[design/flow/config.mk]
export PLATFORM = sky130hd
export DESIGN_NAME = top_rx_surf
export DESIGN_NICKNAME = top_rx_surf
export VERILOG_FILES = /design/flow/design.v
export SDC_FILE = /design/flow/constraint.sdc
export NUM_CORES = 4
export LEC_CHECK = 0
export ABC_AREA = 1
export CAP_MARGIN = 25
export CELL_PAD_IN_SITES_GLOBAL_PLACEMENT = 3
export CORE_MARGIN = 5
export CORE_UTILIZATION = 59
export CTS_CLUSTER_DIAMETER = 122
export CTS_CLUSTER_SIZE = 54
export MIN_ROUTING_LAYER = met1
export PLACE_DENSITY = 0.66
export SETUP_SLACK_MARGIN = -0.14
export SLEW_MARGIN = 25
export TNS_END_PERCENT = 5
[design/flow/constraint.sdc]
create_clock -name core_clock -period 5.12 [get_ports {clk}]
set_input_delay 1.0240 -clock core_clock [delete_from_list [all_inputs] [get_ports {clk}]]
set_output_delay 1.0240 -clock core_clock [all_outputs]
set_load 0.01 [all_outputs]
[design/flow/design.v]
module uart_bps_1(clk,rst_n,cnt_start,bps_sig
    );
    input clk;
    input rst_n;
    input cnt_start;
    output bps_sig;
    reg [12:0]cnt_bps;
    wire bps_sig;
    parameter bps_t = 13'd5207;
    always@(posedge clk or negedge rst_n)
    begin
       if(!rst_n)
       begin
          cnt_bps <= 13'd0;
       end
       else if(cnt_bps == bps_t)
       begin
          cnt_bps <= 13'd0;
       end
       else if(cnt_start)
       begin
          cnt_bps <= cnt_bps + 1'b1;
       end
       else 
       begin
          cnt_bps <= 1'b0;
       end
    end
    assign bps_sig = (cnt_bps ==  13'd2604) ? 1'b1 : 1'b0;   
endmodule
module uart_receive_1(
	input	clk,
	input	rst_n,
	input	clk_bps, 
	input	data_rx, 
	output	reg	rx_int, 
	output	[7:0]	data_tx, 
	output	reg	bps_start	 
    );
reg	[1:0]	rx;
always@(posedge	clk	or	negedge	rst_n)begin
	if(!rst_n)	rx <= 2'b11;
	else	begin
		rx[0]	<=	data_rx;
		rx[1]	<=	rx[0];
	end
end
wire	nege_edge;
	assign nege_edge= rx[1]	&	~rx[0]; 
reg	[3:0]num;
always@(posedge	clk	or	negedge	rst_n)begin
	if(!rst_n)	begin	
		bps_start <= 1'b0;	
		rx_int <= 1'b0;
	end
	else	if(nege_edge)begin
		bps_start <= 1'b1;
		rx_int <= 1'b1;
	end
	else if(num == 4'd10)begin
		bps_start <= 1'b0;	
		rx_int <= 1'b0;
	end
end
reg	[7:0]	rx_data_temp_r; 
reg	[7:0]	rx_data_r; 
always@(posedge	clk	or	negedge	rst_n)begin
	if(!rst_n)	begin	
		rx_data_r	<= 8'd0;
		rx_data_temp_r	<= 8'd0;
		num <= 4'd0;
	end
	else	if(rx_int)begin
		if(clk_bps)begin
			num <= num + 1'b1;
			case(num)
				4'd1: rx_data_temp_r[0] <= data_rx;	 
				4'd2: rx_data_temp_r[1] <= data_rx;	 
				4'd3: rx_data_temp_r[2] <= data_rx;	 
				4'd4: rx_data_temp_r[3] <= data_rx;	 
				4'd5: rx_data_temp_r[4] <= data_rx;	 
				4'd6: rx_data_temp_r[5] <= data_rx;	 
				4'd7: rx_data_temp_r[6] <= data_rx;	 
				4'd8: rx_data_temp_r[7] <= data_rx;	 
				default: ;
			endcase
		end
		else if(num == 4'd10)begin
			rx_data_r	<=rx_data_temp_r;
			num <= 4'd0;
		end
	end
end
assign	data_tx = rx_data_r;
endmodule
module surf_internet_rx(
    input              		clk,
    input              		rst_n,
    input   [7:0]      		data_rx,
	input					rx_int, 
	output					flag_en_1,
	output	reg	[7:0]		addr_daohang_data,	
	output  reg [92:0] 		data_rx_end_internet
);
	reg	[1:0]	rx_int_r;	
	always@(posedge	clk	or	negedge	rst_n)begin
		if(!rst_n)	begin
			rx_int_r[0]	<=	1'b0;
			rx_int_r[1]	<=	1'b0;
		end
		else	begin
			rx_int_r[0]	<=	rx_int;
			rx_int_r[1]	<=	rx_int_r[0];
		end
	end
	wire	nege_edge	= 	rx_int_r[1]	&	~rx_int_r[0]; 
	reg	[7:0]	data_rx_r; 
	always@(posedge	clk	or	negedge	rst_n)begin
		if(!rst_n)	begin
			data_rx_r <= 8'd0;
		end
		else	if(nege_edge)begin
			data_rx_r <= data_rx;
		end
	end
parameter length = 11;  
parameter [length-1 : 0]                          
                S_IDLE    = 11'b0000_0000_001,
                S_State1  = 11'b0000_0000_010,
                S_State2  = 11'b0000_0000_100,
                S_State3  = 11'b0000_0001_000,
                S_State4  = 11'b0000_0010_000,
				S_State5  = 11'b0000_0100_000,
                S_State6  = 11'b0000_1000_000,
				S_State7  = 11'b0001_0000_000,				
                S_State8  = 11'b0010_0000_000,
                S_State9  = 11'b0100_0000_000,				
				S_State10 = 11'b1000_0000_000;
reg [length-1 : 0] c_state;
reg [length-1 : 0] n_state;
always @(posedge clk or negedge rst_n) begin
    if (!rst_n) begin
        c_state <= S_IDLE;  
    end
    else begin
        c_state <= n_state;  
    end
end
always @(*) begin    
    case(c_state)
        S_IDLE   : 
          if (data_rx_r == 8'h64 && nege_edge) 
            n_state = S_State1;
          else 
            n_state = S_IDLE;
        S_State1 :
          if (data_rx_r == 8'h69 && nege_edge) 
            n_state = S_State2;
          else 
            n_state = S_State1;
        S_State2 :
          if (data_rx_r == 8'h73 && nege_edge) 
            n_state = S_State3;
          else  
            n_state = S_State2;
        S_State3 :
          if (data_rx_r == 8'h74 && nege_edge) 
            n_state = S_State4;
          else 
            n_state = S_State3;
        S_State4 :
          if (data_rx_r == 8'h61 && nege_edge) 
            n_state = S_State5;
          else 
            n_state = S_State4; 
		S_State5 :
          if (data_rx_r == 8'h6e && nege_edge) 
            n_state = S_State6;
          else 
            n_state = S_State5;
		S_State6 :
          if (data_rx_r == 8'h63 && nege_edge) 
            n_state = S_State7;
          else 
            n_state = S_State6;			
		S_State7 :
          if (data_rx_r == 8'h65 && nege_edge) 
            n_state = S_State8;
          else 
            n_state = S_State7;			
		S_State8 :
          if (data_rx_r == 8'h22 && nege_edge) 
            n_state = S_State9;
          else 
            n_state = S_State8;	
		S_State9 :
          if (data_rx_r == 8'h3a && nege_edge) 
            n_state = S_State10;
          else 
            n_state = S_State9;		
		S_State10 :
		  if (data_rx_r && nege_edge)
            n_state = S_IDLE;
          else 
            n_state = S_IDLE;
        default :
            n_state = S_IDLE;
    endcase 
end
reg         detected_o;
always @ (posedge clk or negedge rst_n) begin   
	if(!rst_n) begin
		detected_o <= 1'b0;
		end
	else if( c_state == S_State10) begin
		detected_o <= 1'b1;
		end
	else begin
		detected_o <= 1'b0;
		end
	end
	reg [5:0] num;  
	reg	start_reg;
	reg timeout;
always@(posedge clk)
   start_reg <= detected_o;
	reg [7:0] count;
always@(posedge clk or negedge rst_n) begin
   if (!rst_n)
		timeout <= 0;
   else if(start_reg == 0 && detected_o ==1) 
		timeout <= 1;
   else if(count == 8'd85)                   
		timeout <= 0;
   else
		timeout <= timeout;
	end
	reg	[7:0]	data_pickup_r; 
	always@(posedge	clk or negedge rst_n)begin
		if(!rst_n)	begin
			data_pickup_r <= 8'd0;
		end
		else if(timeout) begin
			data_pickup_r <= data_rx_r;                
		end
	end
	always@(posedge clk or negedge rst_n)              
	begin
		if(!rst_n)
			count <= 7;
		else if(data_pickup_r==8'h2C && nege_edge)
			count <= count + 1;
		else if(start_reg == 0 && detected_o ==1)
			count <= 0;
		else
			count <= count;
	end
	always@(posedge	clk	or	negedge	rst_n)
	begin
		if(!rst_n)	
			num	<= 4'd0;
		else if( start_reg == 0 && detected_o ==1 )	
			num <= 0;
		else if( (timeout && nege_edge) || (timeout && start_reg))				
			num <= num + 1'b1;
		else	
			num <= num;
	end
	reg	[79:0]	Latitude;		 
	reg	[87:0]	longitude;		 
	reg	[23:0]	distance_1;	 
	always@(posedge	clk	or	negedge	rst_n)begin
		if(!rst_n)	begin
			Latitude <= 0;						
			longitude <= 0;						
			distance_1 <= 24'b0000_0000_0000_0000_1111_1111;
		end                                                           
		else if(count == 8'd0 && nege_edge && data_pickup_r!=8'h2C && data_pickup_r >= 8'h30 && data_pickup_r <= 8'h39)begin              
			case(num)
				4'd1:	distance_1[23:16] <= data_pickup_r;                     
				4'd2:	distance_1[15:8] <= data_pickup_r;
				4'd3:	distance_1[7:0] <= data_pickup_r;
			default:;	
			endcase
		end
		else if(count == 8'd3&&nege_edge&& data_pickup_r!=8'h2C)begin           
			case(num)
				4'd1:	Latitude[39:32] <= data_pickup_r;
				4'd2:	Latitude[31:24] <= data_pickup_r;
				4'd3:	Latitude[23:16] <= data_pickup_r;
				4'd4:   Latitude[15:8] 	<= data_pickup_r;
				4'd5:	Latitude[7:0]  	<= data_pickup_r;	
			default:;
			endcase
		end
		else begin
			if(count == 8'd5 && nege_edge && data_pickup_r != 8'h2C)begin       
			case(num)
				4'd1:	longitude[39:32] <= data_pickup_r;
				4'd2:	longitude[31:24] <= data_pickup_r;
				4'd3:	longitude[23:16] <= data_pickup_r;
				4'd4:	longitude[15:8]  <= data_pickup_r;
				4'd5:   longitude[7:0]   <= data_pickup_r;	
			default:;
			endcase
			end	
		end
	end			
reg	[8:0]	distance;
	always @(posedge clk)
	begin
		if(data_pickup_r == 8'h2c && num == 3)	 
		distance <= distance_1[19:16]*10 + distance_1[11:8];
		else								 
		distance <= distance_1[19:16]*100 + distance_1[11:8]*10 + distance_1[3:0];
	end	
reg		[23:0]		b0;
reg		[23:0]		b1;
reg		[23:0]		b2;
reg		[23:0]		b3;
reg		[23:0]		b4;
reg		[23:0]		b5;
reg		[23:0]		b6;
reg		[23:0]		b7;
always @(posedge clk or negedge rst_n)
	if(!rst_n)
	begin
	b0 <= 24'd0;
	b1 <= 24'd0;
	b2 <= 24'd0;
	b3 <= 24'd0;
	b4 <= 24'd0;
	b5 <= 24'd0;
	b6 <= 24'd0;
	b7 <= 24'd0;
	end
	else begin
	b0 <= distance_1;
	b1 <= b0;
	b2 <= b1;
	b3 <= b2;
	b4 <= b3;
    b5 <= b4;
    b6 <= b5;
    b7 <= b6;
	end
reg		flag;
always @(*)
	begin
	if( (b7 - b6) == 0  && distance >= 18 && distance <= 227 && num == 3)
	flag = 1;
	else
	flag = 0;
	end
	wire [7:0]	c;
	assign c = flag ? distance[7:0] : 8'd0;
	wire [7:0]	d;
	assign d = (c > 200) ? c+5 : c;
reg		g0;
reg     g1;
always @(posedge clk or negedge rst_n)
	if(!rst_n)
	begin
	g0 <= 1'b0;
	g1 <= 1'b0;
	end
	else 
	begin
	g0 <= flag;
	g1 <= g0;
	end
wire	flag_posedge;
wire	flag_negedge;	
assign flag_posedge= (g0 && ~g1)? 1 : 0;	
assign flag_negedge= (~g0 && g1)? 1 : 0;
reg		[7:0]		cnt;	
always @(posedge clk or negedge rst_n)
	begin
		if(!rst_n)
		cnt <= 8'b0;
		else if(flag_negedge)
		cnt <= 8'b0;
		else if(cnt == 51)
		cnt <= cnt;
		else if(flag)
		cnt <= cnt + 1;
		else
		cnt <= cnt;
	end
assign flag_en = (cnt == 50)?1:0;
parameter length_1 = 12;  
parameter [length_1-1 : 0]                          
                S_IDLE_1_1		= 12'b0000_0000_0001,
                S_State1_1		= 12'b0000_0000_0010,
                S_State2_1		= 12'b0000_0000_0100,
                S_State3_1		= 12'b0000_0000_1000,
                S_State4_1		= 12'b0000_0001_0000,
				S_State5_1		= 12'b0000_0010_0000,
                S_State6_1		= 12'b0000_0100_0000,
				S_State7_1		= 12'b0000_1000_0000,				
                S_State8_1		= 12'b0001_0000_0000,
                S_State9_1		= 12'b0010_0000_0000,				
				S_State10_1		= 12'b0100_0000_0000,
				S_State11_1		= 12'b1000_0000_0000;		
reg [length_1-1 : 0] c_state_1;
reg [length_1-1 : 0] n_state_1;
always @(posedge clk or negedge rst_n) begin
    if (!rst_n) begin
        c_state_1 <= S_IDLE_1_1;  
    end
    else begin
        c_state_1 <= n_state_1;  
    end
end
always @(*) begin    
    case(c_state_1)
        S_IDLE_1_1   : 
          if (data_rx_r == 8'h64 && nege_edge) 
            n_state_1 = S_State1_1;
          else 
            n_state_1 = S_IDLE_1_1;
        S_State1_1 :
          if (data_rx_r == 8'h69 && nege_edge) 
            n_state_1 = S_State2_1;
          else 
            n_state_1 = S_State1_1;
        S_State2_1 :
          if (data_rx_r == 8'h72 && nege_edge) 
            n_state_1 = S_State3_1;
          else  
            n_state_1 = S_State2_1;
        S_State3_1 :
          if (data_rx_r == 8'h65 && nege_edge) 
            n_state_1 = S_State4_1;
          else 
            n_state_1 = S_State3_1;
        S_State4_1 :
          if (data_rx_r == 8'h63 && nege_edge) 
            n_state_1 = S_State5_1;
          else 
            n_state_1 = S_State4_1; 
		S_State5_1 :
          if (data_rx_r == 8'h74 && nege_edge) 
            n_state_1 = S_State6_1;
          else 
            n_state_1 = S_State5_1;
		S_State6_1 :
          if (data_rx_r == 8'h69 && nege_edge) 
            n_state_1 = S_State7_1;
          else 
            n_state_1 = S_State6_1;			
		S_State7_1 :
          if (data_rx_r == 8'h6f && nege_edge) 
            n_state_1 = S_State8_1;
          else 
            n_state_1 = S_State7_1;		
		S_State8_1 :
          if (data_rx_r == 8'h6e && nege_edge) 
            n_state_1 = S_State9_1;
          else 
            n_state_1 = S_State8_1;	
		S_State9_1 :
          if (data_rx_r == 8'h22 && nege_edge) 
            n_state_1 = S_State10_1;
          else 
            n_state_1 = S_State9_1;	
		S_State10_1 :
          if (data_rx_r == 8'h3a && nege_edge) 
            n_state_1 = S_State11_1;
          else 
            n_state_1 = S_State10_1;		
		S_State11_1 :
		  if (data_rx_r && nege_edge)
            n_state_1 = S_IDLE_1_1;
          else 
            n_state_1 = S_IDLE_1_1;
        default :
            n_state_1 = S_IDLE_1_1;
    endcase 
end
reg         		detected_o_1;
always @ (posedge clk or negedge rst_n) begin   
	if(!rst_n) begin
		detected_o_1 <= 1'b0;
		end
	else if( c_state_1 == S_State11_1) begin
		detected_o_1 <= 1'b1;
		end
	else begin
		detected_o_1 <= 1'b0;
		end
	end
	reg [5:0] num_1;  
	reg	start_reg_1;
	reg timeout_1;
always@(posedge clk)
   start_reg_1 <= detected_o_1;
	reg [7:0] count_1;
always@(posedge clk or negedge rst_n) begin
   if (!rst_n)
		timeout_1 <= 0;
   else if(start_reg_1 == 0 && detected_o_1 ==1) 
		timeout_1 <= 1;
   else if(count_1 == 8'd85)                   
		timeout_1 <= 0;
   else
		timeout_1 <= timeout_1;
	end
	reg	[7:0]	data_pickup_r_1; 
	always@(posedge	clk or negedge rst_n)begin
		if(!rst_n)	begin
			data_pickup_r_1 <= 8'd0;
		end
		else if(timeout_1) begin
			data_pickup_r_1 <= data_rx_r;                
		end
	end
	always@(posedge clk or negedge rst_n)              
	begin
		if(!rst_n)
			count_1 <= 7;
		else if(data_pickup_r_1==8'h2C && nege_edge)
			count_1 <= count_1 + 1;
		else if(start_reg_1 == 0 && detected_o_1 ==1)
			count_1 <= 0;
		else
			count_1 <= count_1;
	end
	always@(posedge	clk	or	negedge	rst_n)
	begin
		if(!rst_n)	
			num_1	<= 4'd0;
		else if( start_reg_1 == 0 && detected_o_1 ==1 )	
			num_1 <= 0;
		else if((timeout_1 && nege_edge) || (timeout_1 && start_reg_1))				
			num_1 <= num_1 + 1'b1;
		else	
			num_1 <= num_1;
	end
	reg	[3:0]		direction;	
always@(posedge	clk	or	negedge	rst_n)begin
	if(!rst_n)						
		direction <= 8'b0;                                                         
	else if(count_1 == 8'd0 && nege_edge && data_pickup_r!=8'h2C && data_pickup_r >= 8'h30 && data_pickup_r <= 8'h39)             
		case(num_1)
			4'd1:	direction <= data_pickup_r[3:0];                     
		default:	direction <= 4'b0;	
		endcase
	end
always @(posedge clk or negedge rst_n)
	begin
		if(!rst_n)	
		data_rx_end_internet <= 93'b0000_0000_1000_0000_0000_0000_0000_0000_0000_0000_0000_0000_0000_0000_0000_0000_0000_0000_0000_0000_0000_0000_0000_0;
		else if(flag)
		data_rx_end_internet[92:85] <= d;
		else if(num_1 == 2)
		data_rx_end_internet[83:80] <= direction;
		else
		data_rx_end_internet <= data_rx_end_internet;
	end	
reg		[7:0]		cnt_1;	
always @(posedge clk or negedge rst_n)
	begin
		if(!rst_n)
		cnt_1 <= 8'b0;
		else if(num_1 == 3)
		cnt_1 <= 8'b0;
		else if(cnt_1 == 51)
		cnt_1 <= cnt_1;
		else if(num_1 == 2)
		cnt_1 <= cnt_1 + 1;
		else
		cnt_1 <= cnt_1;
	end
assign flag_en_1 = (cnt_1 == 50)?1:0;	
always @(posedge clk or negedge rst_n)
	begin
	if(!rst_n)
	addr_daohang_data <= 8'b0;
	else if(cnt_1 == 50 )
	addr_daohang_data <= addr_daohang_data + 1'b1;
	else
	addr_daohang_data <= addr_daohang_data;
	end	
endmodule
module top_rx_surf(
	input 			clk,
	input 			rst_n,
	input 			data_rx,
	output			flag_en_1, 
	output [7:0]	addr_daohang_data,
	output [12:0]	data_rx_end_internet
    );
	wire 	[7:0]	data_tx;
	wire	[92:0]	nav_data;
	assign	data_rx_end_internet = nav_data[92:80];
surf_internet_rx u_surf_internet_rx (
    .clk(clk), 
    .rst_n(rst_n), 
    .data_rx(data_tx), 
    .rx_int(rx_int), 
	.flag_en_1(flag_en_1),
	.addr_daohang_data(addr_daohang_data),
    .data_rx_end_internet(nav_data)
    );
uart_bps_1 u_uart_bps_1 (
    .clk(clk), 
    .rst_n(rst_n), 
    .cnt_start(bps_start),
    .bps_sig(clk_bps)
    );
uart_receive_1 u_uart_receive_1 (
    .clk(clk), 
    .rst_n(rst_n), 
    .clk_bps(clk_bps), 
    .data_rx(data_rx), 
    .rx_int(rx_int), 
    .data_tx(data_tx), 
    .bps_start(bps_start)
    );
endmodule
[design/flow/run.sh]
#!/bin/bash
# the make line also repeats each setting of config.mk as NAME=value (left out here)
make -C /OpenROAD-flow-scripts/flow DESIGN_CONFIG=/design/flow/config.mk WORK_HOME=/design/flow/orfs CLKGATE_MAP_FILE= finish
==> results of run 1 <==
==> impl_metrics.py, run 1 <==
# Flow results
metrics = {
    "yosys": {
        "yosysTopAreaCellShare_pct": 54.48,
        "synth_warnings": 7,
        "avgSynthCellArea_um2": 9.556,
        "synth_async_sr_flop_share_pct": 97.07,
        "synth-edff-count": 0,
        "synth-xor-area-share_pct": 1.319,
        "synth_seq_share_pct": 58.83,
        "yosysTopAreaCell": "dfrtp_1",
        "netlist_area_um2": 15940,
        "area_leaders": "dfrtp_1, nand2_1, inv_1, ha_1, o21ai_0",
        "ys.flops": 376,
        "synth_dominant_cell_count": "nand2_1",
        "synth_cell_types": 50,
        "synthFlopType": "dfrtp_1",
        "ys_sh_aoi_pct": 6.727,
        "netlist_instances": 1668,
        "logic_family": "simple AND/OR/NAND/NOR gates",
        "ys_cells": 1668,
        "syn-num-nets": 1751,
        "synth.cells.most_frequent": "nand2_1, dfrtp_1, inv_1",
        "ys_sh_adder_pct": 6.610,
        "yosys_area_um2": 15940,
        "muxShareOfSynthArea_pct": 0.4239,
        "simple_gate_area_share_pct": 19.12,
    },
    "floorplan": {
        "core-area_um2": 26800,
        "die_x_um": 174.4,
        "die_area_um2": 30400,
        "die_y_um": 174.4,
        "rows": 60,
        "fp-utilization_pct": 59.47,
    },
    "outcome": {
        "outcome": "stopped before the end",
        "tool.error": "[ERROR GPL-0301] Utilization 118.578 % exceeds 100%.",
        "haltStage": "global placement without I/O (3_1_place_gp_skip_io)",
    },
}
==> inputs of run 2 (changes only) <==
- ABC_AREA: 1 -> 0
- PLACE_DENSITY: 0.66 -> default
- PLACE_DENSITY_LB_ADDON: default -> 0.1
- SLEW_MARGIN: 25 -> 0
==> run 2 against run 1 <==
The run again fails in global placement without I/O (3_1_place_gp_skip_io). Die area shrank 4.6%. Area after synthesis shrank 4.8%. Synthesized cell count shrank 26%.
==> impl_metrics.py, run 2 <==
# Flow results
metrics = {
    "yosys": {
        "yosysTopAreaCellShare_pct": 57.24,
        "yosys_area_um2": 15170,
        "area_leaders": "dfrtp_1, ha_1, mux2_2, dfstp_2, nand2_1",
        "netlist_area_um2": 15170,
        "synth_async_sr_flop_share_pct": 97.07,
        "simple_gate_area_share_pct": 12.87,
        "synth_seq_share_pct": 61.81,
        "logic_family": "simple AND/OR/NAND/NOR gates",
        "synth_cell_types": 69,
        "ys.flops": 376,
        "netlist_instances": 1235,
        "ys_sh_aoi_pct": 7.638,
        "synthFlopType": "dfrtp_1",
        "muxShareOfSynthArea_pct": 4.635,
        "synth_warnings": 7,
        "yosysTopAreaCell": "dfrtp_1",
        "synth-xor-area-share_pct": 3.926,
        "ys_cells": 1235,
        "synth_dominant_cell_count": "dfrtp_1",
        "synth-edff-count": 0,
        "syn-num-nets": 1318,
        "synth.cells.most_frequent": "dfrtp_1, nand2_1, nor2_1",
        "ys_sh_adder_pct": 6.945,
        "avgSynthCellArea_um2": 12.28,
    },
    "floorplan": {
        "die_y_um": 170.3,
        "die_x_um": 170.3,
        "rows": 58,
        "fp-utilization_pct": 60.07,
        "die_area_um2": 29020,
        "core-area_um2": 25250,
    },
    "outcome": {
        "haltStage": "global placement without I/O (3_1_place_gp_skip_io)",
        "tool.error": "[ERROR FLW-0024] Place density exceeds 1.0 (current PLACE_DENSITY_LB_ADDON =  0.1). Please check if the value of  PLACE_DENSITY_LB_ADDON is between 0 and 0.99.",
        "outcome": "stopped before the end",
    },
}
==> inputs of run 3 (changes only) <==
- ABC_AREA: 0 -> 1
- CAP_MARGIN: 25 -> 15
- CELL_PAD_IN_SITES_GLOBAL_PLACEMENT: 3 -> default
- CORE_MARGIN: 5 -> 2
- CORE_UTILIZATION: 59 -> 72
- CTS_CLUSTER_DIAMETER: 122 -> 226
- CTS_CLUSTER_SIZE: 54 -> default
- MIN_ROUTING_LAYER: met1 -> default
- PLACE_DENSITY_LB_ADDON: 0.1 -> default
- SETUP_SLACK_MARGIN: -0.14 -> -0.56
- SLEW_MARGIN: 0 -> 20
- TNS_END_PERCENT: 5 -> default
- clock period: 5.12 -> 7.88 ns (I/O delays scaled with it)
==> run 3 against run 2 <==
Area after synthesis grew 5.1%. Die area down 20%. The run now finishes clean. Synthesized cell count up 35%.
==> impl_metrics.py, run 3 <==
# Flow results
metrics = {
    "finish": {
        "final_nets": 1801,
        "area_growth_pct": 10.90,
        "finish.utilization_pct": 81.25,
        "nFillCells": 1286,
    },
    "power_and_ir_drop": {
        "pg_clk_mw": 1.71,
        "pg_seq_mw": 1.97,
        "p_int_mw": 2.940,
        "top_power_group": "registers",
        "irDropWorstVdd_v": 0.0002286,
        "p_clk_share_pct": 45.3,
        "p_comb_share_pct": 2.7,
        "power.leakage_nw": 9.249,
        "p_sw_share_pct": 22.32,
        "power.density_nw_per_um2": 214.1,
        "p_seq_share_pct": 52.1,
        "powerComb_mw": 0.101,
        "power.switching_mw": 0.8447,
    },
    "sta": {
        "hold_viol": 0,
        "period_needed_ns": 3.981,
        "fmax_ghz": 0.2512,
        "drv_slew": 0,
        "rsz0062_at_grt": "no",
        "period_used_pct": 50.52,
        "maxSlewHeadroom_pct": 36.76,
        "tightestPinTransition_ns": 0.9486,
        "tns_ns": 0,
        "setup_viol": 0,
        "fin_skew_ns": 0.03416,
    },
    "critical_path": {
        "crit_family": "buffers and inverters",
        "crit_path_end_kind": "output pin",
        "critical_path_class": "reg2out",
        "r2r-end": "u_surf_internet_rx.data_rx_end_internet[89]",
        "r2r-start": "u_surf_internet_rx.b6[10]",
        "cp_common_cell": "inv_1",
        "start_kind": "flop",
        "required_ns": 6.30,
        "reg2reg_depth": 20,
        "regToRegSetupSlack_ns": 4.45,
        "cp-endpoint": "flag_en_1",
        "worst-path-buf-inv": 3,
        "critPathMaxFanout": 6,
        "cpMaxStageDelayCell": "clkdlybuf4s50_1",
        "slowest_delay_ns": 0.56,
        "cp_cell_sequence": "inv_1 -> nor4_1 -> nand4_1 -> inv_1 -> clkdlybuf4s50_1",
        "cp-startpoint": "u_surf_internet_rx.cnt_1[4]",
        "worstSetupPathDepth": 5,
        "arrival_ns": 2.41,
    },
    "yosys": {
        "yosysTopAreaCell": "dfrtp_1",
        "synth_cell_types": 50,
        "netlist_area_um2": 15940,
        "ys_sh_aoi_pct": 6.727,
        "synthFlopType": "dfrtp_1",
        "muxShareOfSynthArea_pct": 0.4239,
        "synth-edff-count": 0,
        "synth-xor-area-share_pct": 1.319,
        "synth_warnings": 7,
        "ys_cells": 1668,
        "logic_family": "simple AND/OR/NAND/NOR gates",
        "synth_seq_share_pct": 58.83,
        "netlist_instances": 1668,
        "syn-num-nets": 1751,
        "synth.cells.most_frequent": "nand2_1, dfrtp_1, inv_1",
        "simple_gate_area_share_pct": 19.12,
        "yosysTopAreaCellShare_pct": 54.48,
        "avgSynthCellArea_um2": 9.556,
        "yosys_area_um2": 15940,
        "ys_sh_adder_pct": 6.610,
        "synth_async_sr_flop_share_pct": 97.07,
        "area_leaders": "dfrtp_1, nand2_1, inv_1, ha_1, o21ai_0",
        "ys.flops": 376,
        "synth_dominant_cell_count": "nand2_1",
    },
    "clock_tree": {
        "cts_setup_buffers": 0,
        "cts_hold_buf": 0,
        "cts-root-buf": "clkbuf_16",
        "clk_latency_ns": 0.56,
        "clkTransAtPathRegs_ns": 0.06,
        "cts_resized": 0,
        "cts_buffer_depth": 3,
        "cts_made_buffers": 38,
        "cts.sinks": 376,
        "cts_tree": "built",
        "htreeDepth": 2,
    },
    "worst_hold_path": {
        "hold_path_class": "reg2reg",
        "holdPathStages": 0,
        "worstHoldStart": "u_surf_internet_rx.b5[21]",
        "whs_endpoint": "u_surf_internet_rx.b6[21]",
    },
    "global_routing": {
        "grt_pass1_wl_um": 57900,
        "grtUsageMet1_pct": 38.66,
        "grt_pass1_vias": 11810,
        "top_usage_layer": "met2",
        "antenna_found_initial": 0,
        "grt-ovfl-total": 0,
        "grt_use_met3_pct": 4.067,
        "grt_usage_pct": 30.71,
        "met2_usage_pct": 54.35,
        "grt_max_degree": 190,
    },
    "floorplan": {
        "io_pins": 25,
        "die_x_um": 152.8,
        "fp-utilization_pct": 73.26,
        "die_y_um": 152.8,
        "core-area_um2": 21760,
        "rows": 54,
        "die_area_um2": 23340,
    },
    "detailed_routing": {
        "via_count": 11500,
        "drt-total-wl_um": 34300,
        "dr.pass1.iters": 6,
        "routedWlPerCell_um": 16.95,
        "antenna_cells": 0,
        "drtIter0Drc": 827,
        "viasPerCell": 5.681,
        "ant_nets": 0,
        "drc": 0,
    },
    "placement": {
        "dpl.hpwl_um": 21990,
        "gp_congestion": 0.9377,
        "io_buffers": 23,
    },
    "job": {
        "drv_cap": 0,
        "warnings": 46,
    },
    "outcome": {
        "outcome": "timing/DRC/antenna clean",
    },
}
[run 3: routing by layer]
layer	wire [um]	part of all wire, %
met3	1638	4.8
met1	13590	40
met2	17770	52
met5	0	0
met4	1297	3.8
[run 3: per-stage QoR]
step | hold slack [ns] | worst slack, ns | power (mW) | std cells | area, um2
floorplan | 0.3312 | 5.063 | 2.052 | 1668 | 15940
global placement | 0.3315 | 4.572 | 2.100 | 1958 | 16490
detailed placement | 0.3347 | 4.462 | 2.105 | 1958 | 16490
CTS | 0.3438 | 3.897 | 3.810 | 2024 | 17680
global route | 0.3497 | 3.742 | 3.908 | 2024 | 17680
finish | 0.3422 | 3.899 | 3.784 | 2024 | 17680
[run 3: final cells by class]
| class | instances | area (um2) | share of cell area, % |
|---|---|---|---|
| inverter | 276 | 1036 | 5.861 |
| multi-input combinational | 1000 | 5455 | 30.86 |
| clock buffer | 56 | 1039 | 5.875 |
| tap | 280 | 350.3 | 1.982 |
| timing repair buffer | 26 | 270.3 | 1.529 |
| sequential | 376 | 9376 | 53.04 |
| clock inverter | 10 | 150.1 | 0.8494 |
==> inputs of run 4 (changes only) <==
- ABC_AREA: 1 -> default
- CAP_MARGIN: 15 -> 20
- CORE_UTILIZATION: 72 -> 69
- CTS_CLUSTER_DIAMETER: 226 -> 201
- SETUP_SLACK_MARGIN: -0.56 -> default
- clock period: 7.88 -> 3.21 ns (I/O delays scaled with it)
==> run 4 against run 3 <==
The layout now fails its checks (negative setup slack). Cell count is 17% lower. Critical path type is now reg2reg. Clock power went up to 2.5 times the previous value. Non-clock buffer count is 107 higher. Clock skew is 0.017 ns lower. Area after synthesis is 4.8% lower. Via count is 14% lower. Highest routed layer unchanged. Combinational power is 100% higher. Sequential share of layout area is 1.4 points lower. Count of clock-buffer cells in the layout is 4 lower. Total power is 150% higher. Final area is 2.6% higher. Largest cell class unchanged.
==> impl_metrics.py, run 4 <==
# Flow results
metrics = {
    "outcome": {
        "outcome": "finished with violations",
        "failed_checks": "negative setup slack",
    },
    "critical_path": {
        "required_ns": 3.60,
        "regToRegSetupSlack_ns": -0.75,
        "cp_cell_sequence": "nor4_4 -> buf_4 -> o211ai_1 -> or3_1 -> a211oi_2 -> nand3_1 -> nor4_2 -> nand4_1 -> and4b_2 -> and3_4 -> nand2_4 -> ha_4 -> nand2b_4 -> a211o_1 -> buf_4 -> nand3_4 -> nor2_2 -> xor2_1 -> mux2_4",
        "r2r-start": "u_surf_internet_rx.num[2]",
        "slowest_delay_ns": 0.43,
        "cpMaxStageDelayCell": "dfrtp_1",
        "arrival_ns": 4.35,
        "cp-startpoint": "u_surf_internet_rx.num[2]",
        "cp-endpoint": "u_surf_internet_rx.data_rx_end_internet[87]",
        "critPathMaxFanout": 4,
        "cp_common_cell": "buf_4",
        "worstSetupPathDepth": 19,
        "crit_path_end_kind": "flop",
        "reg2reg_depth": 19,
        "start_kind": "flop",
        "crit_family": "simple AND/OR/NAND/NOR gates",
        "critical_path_class": "reg2reg",
        "r2r-end": "u_surf_internet_rx.data_rx_end_internet[87]",
        "worst-path-buf-inv": 2,
    },
    "sta": {
        "fin_skew_ns": 0.01681,
        "period_needed_ns": 3.957,
        "drv_slew": 0,
        "fmax_ghz": 0.2527,
        "tightestPinTransition_ns": 0.7259,
        "setup_slack_ns": -0.7475,
        "period_used_pct": 123.3,
        "setup_viol": 12,
        "hold_viol": 0,
        "rsz0062_at_grt": "yes",
        "maxSlewHeadroom_pct": 50.92,
    },
    "yosys": {
        "simple_gate_area_share_pct": 12.87,
        "avgSynthCellArea_um2": 12.28,
        "ys_sh_aoi_pct": 7.638,
        "synth_dominant_cell_count": "dfrtp_1",
        "area_leaders": "dfrtp_1, ha_1, mux2_2, dfstp_2, nand2_1",
        "synth_warnings": 7,
        "synth_async_sr_flop_share_pct": 97.07,
        "ys.flops": 376,
        "synth_seq_share_pct": 61.81,
        "logic_family": "simple AND/OR/NAND/NOR gates",
        "syn-num-nets": 1318,
        "yosys_area_um2": 15170,
        "synth-edff-count": 0,
        "yosysTopAreaCell": "dfrtp_1",
        "ys_cells": 1235,
        "synth-xor-area-share_pct": 3.926,
        "synth.cells.most_frequent": "dfrtp_1, nand2_1, nor2_1",
        "synthFlopType": "dfrtp_1",
        "ys_sh_adder_pct": 6.945,
        "netlist_instances": 1235,
        "yosysTopAreaCellShare_pct": 57.24,
        "muxShareOfSynthArea_pct": 4.635,
        "synth_cell_types": 69,
        "netlist_area_um2": 15170,
    },
    "power_and_ir_drop": {
        "top_power_group": "registers",
        "power.switching_mw": 1.965,
        "p_clk_share_pct": 46.0,
        "pg_seq_mw": 4.85,
        "irDropWorstVdd_v": 0.0006331,
        "p_seq_share_pct": 51.8,
        "p_sw_share_pct": 21.02,
        "p_int_mw": 7.382,
        "power.density_nw_per_um2": 515.3,
        "powerComb_mw": 0.203,
        "pg_clk_mw": 4.30,
        "power.leakage_nw": 9.025,
        "p_comb_share_pct": 2.2,
    },
    "finish": {
        "fin_cells": 1690,
        "nFillCells": 1121,
        "finish.utilization_pct": 83.64,
        "final_nets": 1467,
        "area_growth_pct": 19.59,
    },
    "detailed_routing": {
        "via_count": 9877,
        "ant_nets": 0,
        "routedWlPerCell_um": 18.55,
        "drtIter0Drc": 568,
        "viasPerCell": 5.844,
        "drc": 0,
        "dr.pass1.iters": 5,
        "drt-total-wl_um": 31350,
        "antenna_cells": 0,
    },
    "clock_tree": {
        "cts_tree": "built",
        "clkTransAtPathRegs_ns": 0.06,
        "htreeDepth": 2,
        "clk_latency_ns": 0.52,
        "cts_hold_buf": 0,
        "cts_made_buffers": 37,
        "cts-root-buf": "clkbuf_16",
        "cts_buffer_depth": 3,
        "cts.sinks": 376,
    },
    "worst_hold_path": {
        "hold_path_class": "in2async",
    },
    "global_routing": {
        "antenna_found_initial": 0,
        "grt_pass1_vias": 10340,
        "grt_usage_pct": 28.11,
        "grt_pass1_wl_um": 52720,
        "grt-ovfl-total": 0,
        "grt_max_degree": 87,
    },
    "placement": {
        "dpl.hpwl_um": 19980,
        "gp_congestion": 0.9160,
        "placed_cells": 1615,
        "io_buffers": 23,
    },
    "floorplan": {
        "die_area_um2": 23190,
        "die_x_um": 152.3,
        "io_pins": 25,
        "die_y_um": 152.3,
        "fp-utilization_pct": 69.94,
        "core-area_um2": 21690,
        "rows": 54,
    },
    "job": {
        "drv_cap": 0,
        "warnings": 45,
    },
}
==> run 4: metrics by stage <==
step                setup WS, ns  power (mW)  setup TNS (ns)  cell area [um2]  hold slack (ns)
floorplan                -0.3049       5.007          -2.439            15290           0.3312
global placement         -0.5467       5.131          -3.777            16590           0.3313
detailed placement       -0.7406       5.140          -4.973            16590           0.3347
CTS                      -0.6710       9.404          -5.011            17990           0.1593
global route             -0.9170       9.660          -7.121            18140           0.1965
finish                   -0.7475       9.347          -5.582            18140           0.1415
==> run 4: per-layer routing <==
layer / vias to the layer above / share of wire (%) / GRT usage (%)
met3: 68 / 4.3 / 4.010
li1: 4576 / - / -
met1: 4989 / 42 / 38.24
met5: - / 0 / 0
met2: 244 / 51 / 48.03
met4: 0 / 2.6 / 8.367
==> run 4: area by class of cell <==
cell class                 instances  area, um2  area share [%]
tap                              280      350.3           1.931
sequential                       376       9376           51.69
timing repair buffer             133       1127           6.214
clock buffer                      52       1084           5.973
multi-input combinational        774       5828           32.13
inverter                          62      232.7           1.283
clock inverter                    13      142.6          0.7863
==> run 4: timing repair <==
item / CTS / global route
gates cloned: 0 / 0
buffers inserted: 4 / 6
endpoints found under the setup margin: 13 / 12
pin swaps: 20 / 21
resized: 31 / 24
==> inputs of run 5 (changes only) <==
- ABC_AREA: default -> 1
- CORE_UTILIZATION: 69 -> 72
- CTS_CLUSTER_DIAMETER: 201 -> 397
- clock period: 3.21 -> 2.87 ns (I/O delays scaled with it)
==> run 5 against run 4 <==
The layout fails its checks (negative hold slack, negative setup slack). Clock skew is 0.017 ns higher. Non-clock buffer count grew 10. Utilization increased by 6.2 points. Area after synthesis up 5.1%. Cell count up 27%. Highest routed layer unchanged.
==> impl_metrics.py, run 5 <==
# Flow results
metrics = {
    "outcome": {
        "outcome": "finished with violations",
        "failed_checks": "negative hold slack, negative setup slack",
    },
    "detailed_routing": {
        "via_count": 13090,
        "dr.pass1.iters": 8,
        "routedWlPerCell_um": 20.78,
        "viasPerCell": 6.106,
        "drc": 0,
        "antenna_cells": 0,
        "ant_nets": 0,
        "drt-total-wl_um": 44550,
        "drtIter0Drc": 1479,
    },
    "power_and_ir_drop": {
        "powerComb_mw": 0.296,
        "top_power_group": "registers",
        "pg_clk_mw": 5.12,
        "power.density_nw_per_um2": 553.3,
        "power.leakage_nw": 9.987,
        "irDropWorstVdd_v": 0.0006750,
        "pg_seq_mw": 5.41,
        "p_seq_share_pct": 50.0,
        "power_mw": 10.82,
        "power.switching_mw": 2.489,
        "p_clk_share_pct": 47.3,
        "p_comb_share_pct": 2.7,
        "p_int_mw": 8.331,
        "p_sw_share_pct": 23.00,
    },
    "critical_path": {
        "crit_family": "simple AND/OR/NAND/NOR gates",
        "required_ns": 3.31,
        "crit_path_end_kind": "flop",
        "worstSetupPathDepth": 22,
        "cp-endpoint": "u_surf_internet_rx.data_rx_end_internet[85]",
        "start_kind": "flop",
        "arrival_ns": 3.68,
        "r2r-start": "u_surf_internet_rx.b6[4]",
        "r2r-end": "u_surf_internet_rx.data_rx_end_internet[85]",
        "cp-startpoint": "u_surf_internet_rx.b6[4]",
        "reg2reg_depth": 22,
        "critPathMaxFanout": 8,
        "cp_cell_sequence": "inv_2 -> ha_4 -> nand2_1 -> nand2_1 -> inv_1 -> nand2_1 -> nand2_2 -> nand3_4 -> nand2_2 -> nand2_1 -> nand2_1 -> nand2_2 -> a2111oi_4 -> and2_4 -> nand3_4 -> ha_4 -> nand2_2 -> nand4_1 -> nand2_2 -> nand2_4 -> buf_4 -> o211ai_2",
        "worst-path-buf-inv": 3,
        "critical_path_class": "reg2reg",
        "slowest_delay_ns": 0.41,
        "regToRegSetupSlack_ns": -0.37,
        "cpMaxStageDelayCell": "dfrtp_1",
    },
    "yosys": {
        "synth_async_sr_flop_share_pct": 97.07,
        "synth_cell_types": 50,
        "area_leaders": "dfrtp_1, nand2_1, inv_1, ha_1, o21ai_0",
        "synth_seq_share_pct": 58.83,
        "simple_gate_area_share_pct": 19.12,
        "synth-edff-count": 0,
        "yosysTopAreaCell": "dfrtp_1",
        "ys_sh_aoi_pct": 6.727,
        "synthFlopType": "dfrtp_1",
        "ys_sh_adder_pct": 6.610,
        "ys.flops": 376,
        "synth-xor-area-share_pct": 1.319,
        "synth_dominant_cell_count": "nand2_1",
        "yosys_area_um2": 15940,
        "logic_family": "simple AND/OR/NAND/NOR gates",
        "yosysTopAreaCellShare_pct": 54.48,
        "ys_cells": 1668,
        "syn-num-nets": 1751,
        "netlist_instances": 1668,
        "muxShareOfSynthArea_pct": 0.4239,
        "synth_warnings": 7,
        "netlist_area_um2": 15940,
        "avgSynthCellArea_um2": 9.556,
        "synth.cells.most_frequent": "nand2_1, dfrtp_1, inv_1",
    },
    "sta": {
        "fmax_ghz": 0.3087,
        "drv_slew": 0,
        "fin_skew_ns": 0.03364,
        "setup_viol": 12,
        "setup_slack_ns": -0.3695,
        "whs_ns": -0.004801,
        "period_used_pct": 112.9,
        "rsz0062_at_grt": "yes",
        "tightestPinTransition_ns": 0.6408,
        "hold_viol": 3,
        "maxSlewHeadroom_pct": 57.05,
        "period_needed_ns": 3.240,
    },
    "clock_tree": {
        "cts-root-buf": "clkbuf_16",
        "clk_latency_ns": 0.55,
        "cts_tree": "built",
        "cts_buffer_depth": 3,
        "cts_made_buffers": 38,
        "htreeDepth": 2,
        "clkTransAtPathRegs_ns": 0.07,
        "cts.sinks": 376,
    },
    "global_routing": {
        "grt-ovfl-total": 0,
        "antenna_found_initial": 0,
        "grt_pass1_wl_um": 68430,
        "grt_max_degree": 83,
        "grt_usage_pct": 36.79,
        "grt_pass1_vias": 13290,
    },
    "placement": {
        "gp_congestion": 0.9305,
        "dpl.hpwl_um": 24000,
        "io_buffers": 23,
        "placed_cells": 2056,
    },
    "finish": {
        "area_growth_pct": 22.69,
        "finish.utilization_pct": 89.89,
        "final_nets": 1918,
        "fin_cells": 2144,
        "nFillCells": 837,
    },
    "job": {
        "warnings": 44,
        "drv_cap": 0,
    },
    "floorplan": {
        "fp-utilization_pct": 73.26,
        "rows": 54,
        "die_x_um": 152.8,
        "die_area_um2": 23340,
        "die_y_um": 152.8,
        "io_pins": 25,
        "core-area_um2": 21760,
    },
    "worst_hold_path": {
        "hold_path_class": "in2async",
    },
}
run 5: layer usage:
| layer | up-vias | GRT usage, % | share of wire, % |
|---|---|---|---|
| li1 | 5670 | - | - |
| met1 | 6279 | 44.76 | 35 |
| met2 | 850 | 64.15 | 50 |
| met3 | 293 | 5.631 | 7.1 |
| met4 | 0 | 18.96 | 7.3 |
| met5 | - | 0 | 0 |
run 5: per-stage QoR:
stage	hold WS, ns	TNS (ns)	cell area, um2	setup slack, ns
3_5_place_dp	0.3347	-1.971	17290	-0.3408
2_1_floorplan	0.2784	0	15940	0.05275
6_report	-0.004801	-2.657	19560	-0.3695
3_3_place_gp	0.3315	-1.590	17290	-0.2925
5_1_grt	0.03785	-4.133	19560	-0.5412
4_1_cts	0.01214	-0.7911	19050	-0.1702
run 5: layout make-up:
class | instances | area (um2) | share of cell area (%)
inverters | 276 | 1039 | 5.310
clock inverters | 21 | 229.0 | 1.171
flip-flops and latches | 376 | 9378 | 47.95
multi-input cells | 1000 | 6282 | 32.12
well taps | 280 | 350.3 | 1.791
repair buffers | 143 | 1230 | 6.289
clock buffers | 48 | 1049 | 5.361
run 5: timing repair:
item / in CTS / in global routing
pin swaps: 29 / 44
setup buffers: 10 / 10
endpoints found under the hold margin: 0 / 0
resized: 80 / 123
setup endpoints to repair: 12 / 15
hold buffers: 0 / 0
==> inputs of run 6 (changes only) <==
- ABC_AREA: 1 -> 0
- CELL_PAD_IN_SITES_DETAIL_PLACEMENT: default -> 2
- CORE_UTILIZATION: 72 -> 56
- CTS_CLUSTER_DIAMETER: 397 -> default
- GPL_ROUTABILITY_DRIVEN: default -> 0
- PLACE_DENSITY_LB_ADDON: default -> 0.09
- SETUP_SLACK_MARGIN: default -> 0.49
- SLEW_MARGIN: 20 -> 25
- TNS_END_PERCENT: default -> 90
- clock period: 2.87 -> 10.0 ns (I/O delays scaled with it)
==> run 6 against run 5 <==
The flow now stops in clock tree synthesis (4_1_cts). Die area grew 22%. Synthesized cell count decreased by 26%. Area after synthesis down 4.8%.
==> impl_metrics.py, run 6 <==
# Flow results
metrics = {
    "yosys": {
        "avgSynthCellArea_um2": 12.28,
        "synth_dominant_cell_count": "dfrtp_1",
        "synth_seq_share_pct": 61.81,
        "yosysTopAreaCellShare_pct": 57.24,
        "ys_sh_adder_pct": 6.945,
        "synthFlopType": "dfrtp_1",
        "yosys_area_um2": 15170,
        "syn-num-nets": 1318,
        "synth_async_sr_flop_share_pct": 97.07,
        "synth_warnings": 7,
        "synth-edff-count": 0,
        "netlist_instances": 1235,
        "muxShareOfSynthArea_pct": 4.635,
        "synth_cell_types": 69,
        "simple_gate_area_share_pct": 12.87,
        "synth-xor-area-share_pct": 3.926,
        "netlist_area_um2": 15170,
        "ys.flops": 376,
        "ys_cells": 1235,
        "yosysTopAreaCell": "dfrtp_1",
        "logic_family": "simple AND/OR/NAND/NOR gates",
        "ys_sh_aoi_pct": 7.638,
        "area_leaders": "dfrtp_1, ha_1, mux2_2, dfstp_2, nand2_1",
        "synth.cells.most_frequent": "dfrtp_1, nand2_1, nor2_1",
    },
    "floorplan": {
        "fp-utilization_pct": 56.60,
        "die_y_um": 168.6,
        "rows": 60,
        "die_area_um2": 28420,
        "core-area_um2": 26800,
        "die_x_um": 168.6,
        "io_pins": 25,
    },
    "outcome": {
        "outcome": "stopped before the end",
        "haltStage": "clock tree synthesis (4_1_cts)",
        "tool.error": "[ERROR DPL-0033] detailed placement checks failed during check placement.",
    },
    "placement": {
        "dpl.hpwl_um": 31430,
        "pre_cts_slack_ns": 5.315,
        "io_buffers": 23,
    },
}
## run 6: stage by stage
stage	instances	hold slack (ns)	total power [mW]	instance area [um2]
after floorplan	1235	0.3312	1.607	15170
after global placement	1579	0.3316	1.645	15770
after detailed placement	1579	0.3356	1.657	15770
==> inputs of run 7 (changes only) <==
- ABC_AREA: 0 -> default
- CELL_PAD_IN_SITES_DETAIL_PLACEMENT: 2 -> default
- CORE_UTILIZATION: 56 -> 70
- GPL_ROUTABILITY_DRIVEN: 0 -> default
- PLACE_DENSITY_LB_ADDON: 0.09 -> default
- SETUP_SLACK_MARGIN: 0.49 -> default
- SLEW_MARGIN: 25 -> 20
- TNS_END_PERCENT: 90 -> default
- clock period: 10.0 -> 2.87 ns (I/O delays scaled with it)
==> run 7 against run 6 <==
The layout now fails its checks (negative setup slack). Die area is 20% lower. Synthesized cell count unchanged. Area after synthesis unchanged.
==> impl_metrics.py, run 7 <==
# Flow results
metrics = {
    "outcome": {
        "outcome": "finished with violations",
        "failed_checks": "negative setup slack",
    },
    "critical_path": {
        "critPathMaxFanout": 4,
        "worst-path-buf-inv": 1,
        "crit_family": "simple AND/OR/NAND/NOR gates",
        "r2r-end": "u_surf_internet_rx.data_rx_end_internet[89]",
        "crit_path_end_kind": "flop",
        "cpMaxStageDelayCell": "dfrtp_1",
        "cp-endpoint": "u_surf_internet_rx.data_rx_end_internet[89]",
        "arrival_ns": 4.48,
        "worstSetupPathDepth": 19,
        "reg2reg_depth": 19,
        "slowest_delay_ns": 0.41,
        "required_ns": 3.27,
        "cp_cell_sequence": "inv_2 -> ha_4 -> nor2b_4 -> o21a_1 -> or3_4 -> a211oi_2 -> nand3_1 -> nor4_2 -> nand4_1 -> and4b_1 -> and3_4 -> nand2_4 -> ha_4 -> nand2b_4 -> a211o_1 -> and3_4 -> o211ai_1 -> xnor2_1 -> mux2_2",
        "cp-startpoint": "u_surf_internet_rx.b6[1]",
        "critical_path_class": "reg2reg",
        "start_kind": "flop",
        "regToRegSetupSlack_ns": -1.21,
        "r2r-start": "u_surf_internet_rx.b6[1]",
    },
    "sta": {
        "rsz0062_at_grt": "yes",
        "tightestPinTransition_ns": 0.7943,
        "period_used_pct": 142.1,
        "whs_ns": 0.01296,
        "setup_viol": 15,
        "setup_slack_ns": -1.207,
        "drv_slew": 0,
        "fmax_ghz": 0.2453,
        "hold_viol": 0,
        "fin_skew_ns": 0.02435,
        "period_needed_ns": 4.077,
        "maxSlewHeadroom_pct": 46.94,
    },
    "power_and_ir_drop": {
        "p_sw_share_pct": 22.26,
        "power.switching_mw": 2.335,
        "p_int_mw": 8.154,
        "p_seq_share_pct": 51.6,
        "power.density_nw_per_um2": 574.3,
        "p_comb_share_pct": 2.2,
        "pg_seq_mw": 5.42,
        "powerComb_mw": 0.231,
        "power.leakage_nw": 8.983,
        "p_clk_share_pct": 46.2,
        "top_power_group": "registers",
        "power_mw": 10.49,
        "irDropWorstVdd_v": 0.0005903,
        "pg_clk_mw": 4.84,
    },
    "floorplan": {
        "rows": 53,
        "die_y_um": 151.2,
        "die_x_um": 151.2,
        "io_pins": 25,
        "fp-utilization_pct": 71.71,
        "die_area_um2": 22860,
        "core-area_um2": 21150,
    },
    "yosys": {
        "syn-num-nets": 1318,
        "synth_warnings": 7,
        "ys_cells": 1235,
        "muxShareOfSynthArea_pct": 4.635,
        "synthFlopType": "dfrtp_1",
        "synth-edff-count": 0,
        "synth-xor-area-share_pct": 3.926,
        "avgSynthCellArea_um2": 12.28,
        "synth.cells.most_frequent": "dfrtp_1, nand2_1, nor2_1",
        "simple_gate_area_share_pct": 12.87,
        "synth_seq_share_pct": 61.81,
        "yosysTopAreaCellShare_pct": 57.24,
        "netlist_area_um2": 15170,
        "ys_sh_adder_pct": 6.945,
        "logic_family": "simple AND/OR/NAND/NOR gates",
        "netlist_instances": 1235,
        "yosys_area_um2": 15170,
        "ys.flops": 376,
        "ys_sh_aoi_pct": 7.638,
        "synth_async_sr_flop_share_pct": 97.07,
        "area_leaders": "dfrtp_1, ha_1, mux2_2, dfstp_2, nand2_1",
        "synth_dominant_cell_count": "dfrtp_1",
        "yosysTopAreaCell": "dfrtp_1",
        "synth_cell_types": 69,
    },
    "global_routing": {
        "grt_pass1_wl_um": 59260,
        "grt_usage_pct": 34.02,
        "grt-ovfl-total": 0,
        "antenna_found_initial": 0,
        "grt_pass1_vias": 11130,
        "grt_max_degree": 73,
    },
    "detailed_routing": {
        "drc": 0,
        "drtIter0Drc": 689,
        "antenna_cells": 0,
        "routedWlPerCell_um": 22.23,
        "viasPerCell": 6.156,
        "ant_nets": 0,
        "dr.pass1.iters": 7,
        "via_count": 10390,
        "drt-total-wl_um": 37500,
    },
    "clock_tree": {
        "clk_latency_ns": 0.53,
        "cts_made_buffers": 37,
        "cts_buffer_depth": 3,
        "cts_tree": "built",
        "htreeDepth": 2,
        "clkTransAtPathRegs_ns": 0.06,
        "cts-root-buf": "clkbuf_16",
        "cts.sinks": 376,
    },
    "job": {
        "warnings": 45,
        "drv_cap": 0,
    },
    "finish": {
        "final-comb-area_um2": 5948,
        "area_growth_pct": 20.39,
        "finish.utilization_pct": 86.33,
        "nFillCells": 954,
        "final_nets": 1468,
        "fin_cells": 1687,
        "regArea_um2": 9379,
    },
    "placement": {
        "placed_cells": 1611,
        "dpl.hpwl_um": 22010,
        "gp_congestion": 0.8924,
        "io_buffers": 23,
    },
    "worst_hold_path": {
        "hold_path_class": "in2async",
    },
}
[run 7: cell type report]
class	instances	share of cell area, %
clock buffers	48	5.796
clock inverters	18	0.8701
repair buffers	134	6.248
flip-flops and latches	376	51.36
inverters	62	1.274
multi-input cells	774	32.57
well taps	275	1.884
[run 7: timing repair]
| action | 4_1_cts | 5_1_grt |
|---|---|---|
| hold buffers | 0 | 0 |
| endpoints found under the setup margin | 16 | 16 |
| pin swaps | 17 | 23 |
| gates resized | 51 | 31 |
| setup buffers | 4 | 6 |
[run 7: stage by stage]
step	cell area [um2]	setup WS, ns	TNS (ns)
floorplan	15290	-0.6449	-5.220
global placement	16590	-0.8166	-7.244
detailed placement	16590	-0.9388	-8.483
CTS	18070	-1.083	-8.432
global route	18260	-1.327	-11.77
finish	18260	-1.207	-10.24
[run 7: routing by layer]
layer	up-vias	GRT usage, %	wire length, um
met3	158	4.910	1993
met4	0	16.40	2198
met2	437	57.31	19040
li1	4576	-	-
met1	5215	43.90	14260
met5	-	0	0
==> inputs of run 8 (changes only) <==
- ABC_AREA: default -> 1
- CAP_MARGIN: 20 -> 0
- CORE_UTILIZATION: 70 -> 72
- CTS_CLUSTER_DIAMETER: default -> 393
- CTS_CLUSTER_SIZE: default -> 15
- GPL_ROUTABILITY_DRIVEN: default -> 0
- HOLD_SLACK_MARGIN: default -> 0.3
- PLACE_DENSITY_LB_ADDON: default -> 0.06
- SETUP_SLACK_MARGIN: default -> -0.03
- clock period: 2.87 -> 2.8 ns (I/O delays scaled with it)
==> run 8 against run 7 <==
Still fails the layout checks on negative setup slack. Via count is 26% higher. Count of clock-buffer cells in the layout is 4 higher. Clock skew is 0.0045 ns higher. Hold slack better by 0.32 ns. Combinational power is 33% higher. First-iteration DRC count went up to 2.6 times the previous value. Non-clock buffer count is 6 higher. Largest cell class unchanged. Largest power group unchanged.
==> impl_metrics.py, run 8 <==
# Flow results
metrics = {
    "outcome": {
        "outcome": "finished with violations",
        "failed_checks": "negative setup slack",
    },
    "floorplan": {
        "die_x_um": 152.8,
        "die_y_um": 152.8,
        "core-area_um2": 21760,
        "io_pins": 25,
        "fp-utilization_pct": 73.26,
        "rows": 54,
        "die_area_um2": 23340,
    },
    "sta": {
        "fmax_ghz": 0.2897,
        "period_needed_ns": 3.452,
        "setup_slack_ns": -0.6516,
        "rsz0062_at_grt": "yes",
        "tightestPinTransition_ns": 0.6865,
        "maxSlewHeadroom_pct": 54.13,
        "whs_ns": 0.3330,
        "drv_slew": 0,
        "fin_skew_ns": 0.02887,
        "hold_viol": 0,
        "setup_viol": 15,
        "tns_ns": -5.554,
        "period_used_pct": 123.3,
    },
    "critical_path": {
        "r2r-start": "u_surf_internet_rx.b6[8]",
        "cp-endpoint": "u_surf_internet_rx.data_rx_end_internet[87]",
        "r2r-end": "u_surf_internet_rx.data_rx_end_internet[87]",
        "critical_path_class": "reg2reg",
        "required_ns": 3.26,
        "worst-path-buf-inv": 3,
        "cp_common_cell": "nand2_2",
        "cpMaxStageDelayCell": "dfrtp_1",
        "arrival_ns": 3.91,
        "crit_path_end_kind": "flop",
        "crit_family": "simple AND/OR/NAND/NOR gates",
        "worstSetupPathDepth": 23,
        "critPathMaxFanout": 8,
        "start_kind": "flop",
        "reg2reg_depth": 23,
        "slowest_delay_ns": 0.42,
        "cp-startpoint": "u_surf_internet_rx.b6[8]",
        "cp_cell_sequence": "inv_2 -> ha_4 -> nand2_1 -> nand2_2 -> buf_4 -> nand2_1 -> nand2_1 -> nand2_2 -> nand2_2 -> inv_2 -> nand3b_1 -> a21oi_2 -> nand4_1 -> nor3_2 -> and2_4 -> nand3_4 -> ha_4 -> nand2_2 -> nand4_1 -> nand2_2 -> nand2_4 -> o21bai_1 -> nand3_1",
        "regToRegSetupSlack_ns": -0.65,
    },
    "yosys": {
        "synth.cells.most_frequent": "nand2_1, dfrtp_1, inv_1",
        "synth-edff-count": 0,
        "ys_cells": 1668,
        "synth_warnings": 7,
        "area_leaders": "dfrtp_1, nand2_1, inv_1, ha_1, o21ai_0",
        "ys.flops": 376,
        "synthFlopType": "dfrtp_1",
        "simple_gate_area_share_pct": 19.12,
        "synth-xor-area-share_pct": 1.319,
        "logic_family": "simple AND/OR/NAND/NOR gates",
        "synth_cell_types": 50,
        "avgSynthCellArea_um2": 9.556,
        "synth_seq_share_pct": 58.83,
        "ys_sh_adder_pct": 6.610,
        "muxShareOfSynthArea_pct": 0.4239,
        "syn-num-nets": 1751,
        "ys_sh_aoi_pct": 6.727,
        "yosysTopAreaCellShare_pct": 54.48,
        "synth_dominant_cell_count": "nand2_1",
        "netlist_instances": 1668,
        "netlist_area_um2": 15940,
        "yosysTopAreaCell": "dfrtp_1",
        "synth_async_sr_flop_share_pct": 97.07,
        "yosys_area_um2": 15940,
    },
    "power_and_ir_drop": {
        "powerComb_mw": 0.308,
        "irDropWorstVdd_v": 0.0007915,
        "p_clk_share_pct": 40.4,
        "pg_seq_mw": 5.54,
        "pg_clk_mw": 3.96,
        "p_sw_share_pct": 23.13,
        "power.density_nw_per_um2": 518.6,
        "top_power_group": "registers",
        "p_seq_share_pct": 56.5,
        "power.leakage_nw": 9.708,
        "power.switching_mw": 2.268,
        "p_comb_share_pct": 3.1,
        "p_int_mw": 7.538,
        "power_mw": 9.805,
    },
    "detailed_routing": {
        "via_count": 13050,
        "drt-total-wl_um": 44480,
        "drtIter0Drc": 1781,
        "dr.pass1.iters": 10,
        "viasPerCell": 6.137,
        "routedWlPerCell_um": 20.92,
        "ant_nets": 0,
        "antenna_cells": 0,
        "drc": 0,
    },
    "worst_hold_path": {
        "worstHoldStart": "u_surf_internet_rx.b5[9]",
        "holdPathStages": 0,
        "hold_path_class": "reg2reg",
        "whs_endpoint": "u_surf_internet_rx.b6[9]",
    },
    "finish": {
        "final_nets": 1906,
        "final_area_um2": 18910,
        "finish.utilization_pct": 86.90,
        "fin_cells": 2126,
        "area_growth_pct": 18.62,
    },
    "global_routing": {
        "grt_pass1_wl_um": 65140,
        "antenna_found_initial": 0,
        "grt_pass1_vias": 13060,
        "grt-ovfl-total": 0,
        "grt_max_degree": 79,
        "grt_usage_pct": 34.76,
    },
    "clock_tree": {
        "htreeDepth": 1,
        "cts.sinks": 376,
        "cts-root-buf": "clkbuf_16",
        "cts_buffer_depth": 3,
        "cts_made_buffers": 29,
        "clk_latency_ns": 0.59,
        "cts_tree": "built",
        "clkTransAtPathRegs_ns": 0.09,
    },
    "placement": {
        "dpl.hpwl_um": 23670,
        "placed_cell_area_um2": 17160,
        "pre_cts_slack_ns": -0.4286,
        "io_buffers": 23,
        "placed_cells": 2044,
    },
    "job": {
        "warnings": 42,
        "drv_cap": 0,
    },
}
run 8: what timing repair did:
action | in CTS | in global routing
pin swaps | 22 | 40
hold buffers | 1 | 0
endpoints found under the setup margin | 15 | 16
setup buffers | 9 | 18
resized | 65 | 87
endpoints found under the hold margin | 54 | 0
run 8: final cells by class:
class | instances | area, um2
sequential | 376 | 9379
tap | 280 | 350.3
multi-input combinational | 1000 | 6103
timing repair buffer | 140 | 1185
clock buffer | 52 | 812.0
inverter | 276 | 1041
clock inverter | 2 | 36.28
fill | 994 | 2849
run 8: metal layers:
| layer | routed length (um) | vias to the layer above | GRT usage (%) |
|---|---|---|---|
| li1 | - | 5621 | - |
| met1 | 15290 | 6170 | 42.07 |
| met2 | 21830 | 915 | 59.64 |
| met3 | 3830 | 342 | 5.887 |
| met4 | 3532 | 0 | 19.62 |
| met5 | 0 | - | 0 |
==> inputs of run 9 (changes only) <==
- ABC_AREA: 1 -> default
- CAP_MARGIN: 0 -> 20
- CTS_CLUSTER_DIAMETER: 393 -> default
- CTS_CLUSTER_SIZE: 15 -> default
- GPL_ROUTABILITY_DRIVEN: 0 -> default
- HOLD_SLACK_MARGIN: 0.3 -> -0.05
- PLACE_DENSITY_LB_ADDON: 0.06 -> default
- SETUP_SLACK_MARGIN: -0.03 -> 0.41
- clock period: 2.8 -> 10.0 ns (I/O delays scaled with it)
==> run 9 against run 8 <==
Now clean on timing, DRC and antenna. Sequential cell count is the same. Total power down 68%. Non-clock buffer count is 113 lower. Synthesized cell count fell by 26%. Hold slack improved by 0.0071 ns. Via count decreased by 27%. Global-route usage is 5.6 points lower. Final area down 9.9%. Clock skew down 0.0084 ns. Count of clock-buffer cells in the layout is 1 higher. Critical path type unchanged. Highest routed layer unchanged.
==> impl_metrics.py, run 9 <==
# Flow results
metrics = {
    "sta": {
        "period_needed_ns": 4.481,
        "hold_viol": 0,
        "setup_viol": 0,
        "drv_slew": 0,
        "maxSlewHeadroom_pct": 37.87,
        "tightestPinTransition_ns": 0.9234,
        "fmax_ghz": 0.2232,
        "period_used_pct": 44.81,
        "rsz0062_at_grt": "no",
        "tns_ns": 0,
        "fin_skew_ns": 0.02046,
    },
    "critical_path": {
        "worst-path-buf-inv": 0,
        "critPathMaxFanout": 6,
        "worstSetupPathDepth": 17,
        "r2r-start": "u_surf_internet_rx.b7[6]",
        "required_ns": 10.40,
        "crit_family": "AND-OR/OR-AND gates",
        "cp-startpoint": "u_surf_internet_rx.b7[6]",
        "start_kind": "flop",
        "slowest_delay_ns": 0.48,
        "crit_path_end_kind": "flop",
        "reg2reg_depth": 17,
        "r2r-end": "u_surf_internet_rx.data_rx_end_internet[88]",
        "arrival_ns": 4.88,
        "cp_cell_sequence": "ha_1 -> a211o_1 -> and2_1 -> o311ai_0 -> o21ai_0 -> a21boi_0 -> a2bb2oi_1 -> nand2b_1 -> and3_1 -> nand2_1 -> ha_1 -> nand2b_1 -> a211o_1 -> nand3_1 -> nor2_1 -> xor2_1 -> mux2_2",
        "cpMaxStageDelayCell": "o311ai_0",
        "regToRegSetupSlack_ns": 5.52,
        "cp-endpoint": "u_surf_internet_rx.data_rx_end_internet[88]",
        "critical_path_class": "reg2reg",
    },
    "detailed_routing": {
        "routedWlPerCell_um": 19.52,
        "via_count": 9486,
        "viasPerCell": 5.996,
        "ant_nets": 0,
        "drt-total-wl_um": 30880,
        "drtIter0Drc": 668,
        "drc": 0,
        "dr.pass1.iters": 6,
        "antenna_cells": 0,
    },
    "clock_tree": {
        "clk_latency_ns": 0.52,
        "cts_made_buffers": 37,
        "htreeDepth": 2,
        "cts_tree": "built",
        "cts_hold_buf": 0,
        "clkTransAtPathRegs_ns": 0.06,
        "cts_setup_buffers": 0,
        "cts.sinks": 376,
        "cts_resized": 0,
        "cts-root-buf": "clkbuf_16",
        "cts_buffer_depth": 3,
    },
    "yosys": {
        "synth_seq_share_pct": 61.81,
        "yosysTopAreaCellShare_pct": 57.24,
        "ys_sh_aoi_pct": 7.638,
        "ys_cells": 1235,
        "ys_sh_adder_pct": 6.945,
        "logic_family": "simple AND/OR/NAND/NOR gates",
        "synth_warnings": 7,
        "synth.cells.most_frequent": "dfrtp_1, nand2_1, nor2_1",
        "area_leaders": "dfrtp_1, ha_1, mux2_2, dfstp_2, nand2_1",
        "synth_cell_types": 69,
        "synthFlopType": "dfrtp_1",
        "yosys_area_um2": 15170,
        "synth-xor-area-share_pct": 3.926,
        "synth_dominant_cell_count": "dfrtp_1",
        "syn-num-nets": 1318,
        "synth-edff-count": 0,
        "avgSynthCellArea_um2": 12.28,
        "simple_gate_area_share_pct": 12.87,
        "yosysTopAreaCell": "dfrtp_1",
        "muxShareOfSynthArea_pct": 4.635,
        "synth_async_sr_flop_share_pct": 97.07,
        "ys.flops": 376,
        "netlist_instances": 1235,
        "netlist_area_um2": 15170,
    },
    "placement": {
        "gp_congestion": 0.8470,
        "io_buffers": 23,
        "placed_cell_area_um2": 15690,
        "dpl.hpwl_um": 18790,
    },
    "finish": {
        "final-comb-area_um2": 5466,
        "area_growth_pct": 12.29,
        "regArea_um2": 9376,
        "final_area_um2": 17030,
        "nFillCells": 1132,
        "final_nets": 1361,
    },
    "worst_hold_path": {
        "worstHoldStart": "u_surf_internet_rx.b0[15]",
        "holdPathStages": 0,
        "hold_path_class": "reg2reg",
        "whs_endpoint": "u_surf_internet_rx.b1[15]",
    },
    "power_and_ir_drop": {
        "power.leakage_nw": 8.431,
        "p_sw_share_pct": 20.65,
        "top_power_group": "registers",
        "power.switching_mw": 0.6393,
        "p_seq_share_pct": 50.2,
        "powerComb_mw": 0.0623,
        "p_comb_share_pct": 2.0,
        "pg_seq_mw": 1.56,
        "irDropWorstVdd_v": 0.0001588,
        "power.density_nw_per_um2": 181.8,
        "pg_clk_mw": 1.48,
        "p_clk_share_pct": 47.7,
        "p_int_mw": 2.457,
    },
    "floorplan": {
        "die_area_um2": 22250,
        "fp-utilization_pct": 72.85,
        "die_x_um": 149.2,
        "die_y_um": 149.2,
        "core-area_um2": 20820,
        "io_pins": 25,
        "rows": 53,
    },
    "job": {
        "drv_cap": 0,
        "warnings": 44,
    },
    "global_routing": {
        "antenna_found_initial": 0,
        "grt_pass1_vias": 9901,
        "grt_usage_pct": 29.14,
        "grt-ovfl-total": 0,
        "grt_pass1_wl_um": 50440,
        "grt_max_degree": 198,
    },
    "outcome": {
        "outcome": "timing/DRC/antenna clean",
    },
}
[run 9: final cells by class]
class / instances / area share [%]
Clock buffer: 53 / 6.449
Tap cell: 275 / 2.020
Sequential cell: 376 / 55.05
Multi-Input combinational cell: 774 / 32.09
Timing Repair Buffer: 27 / 1.748
Clock inverter: 15 / 1.278
Inverter: 62 / 1.366
[run 9: per-stage QoR]
stage	util (%)	total power [mW]	hold WS (ns)	cells	worst slack [ns]
floorplan	-	1.607	0.3312	1235	6.158
global placement	75.35	1.644	0.3315	1513	5.857
detailed placement	75.35	1.646	0.3347	1513	5.685
CTS	81.67	3.116	0.3428	1581	5.591
global route	81.81	3.196	0.3456	1582	5.201
finish	81.81	3.096	0.3401	1582	5.519
[run 9: routing by layer]
| metal | vias to the layer above | track usage [%] | wire length (um) | part of all wire (%) |
|---|---|---|---|---|
| met2 | 268 | 49.56 | 15930 | 52 |
| met1 | 4760 | 38.10 | 12730 | 41 |
| li1 | 4376 | - | - | - |
| met4 | 0 | 11.81 | 998 | 3.2 |
| met5 | - | 0 | 0 | 0 |
| met3 | 82 | 4.557 | 1232 | 4.0 |
Power figures rest on the tool's default switching activity, not on a simulated workload.
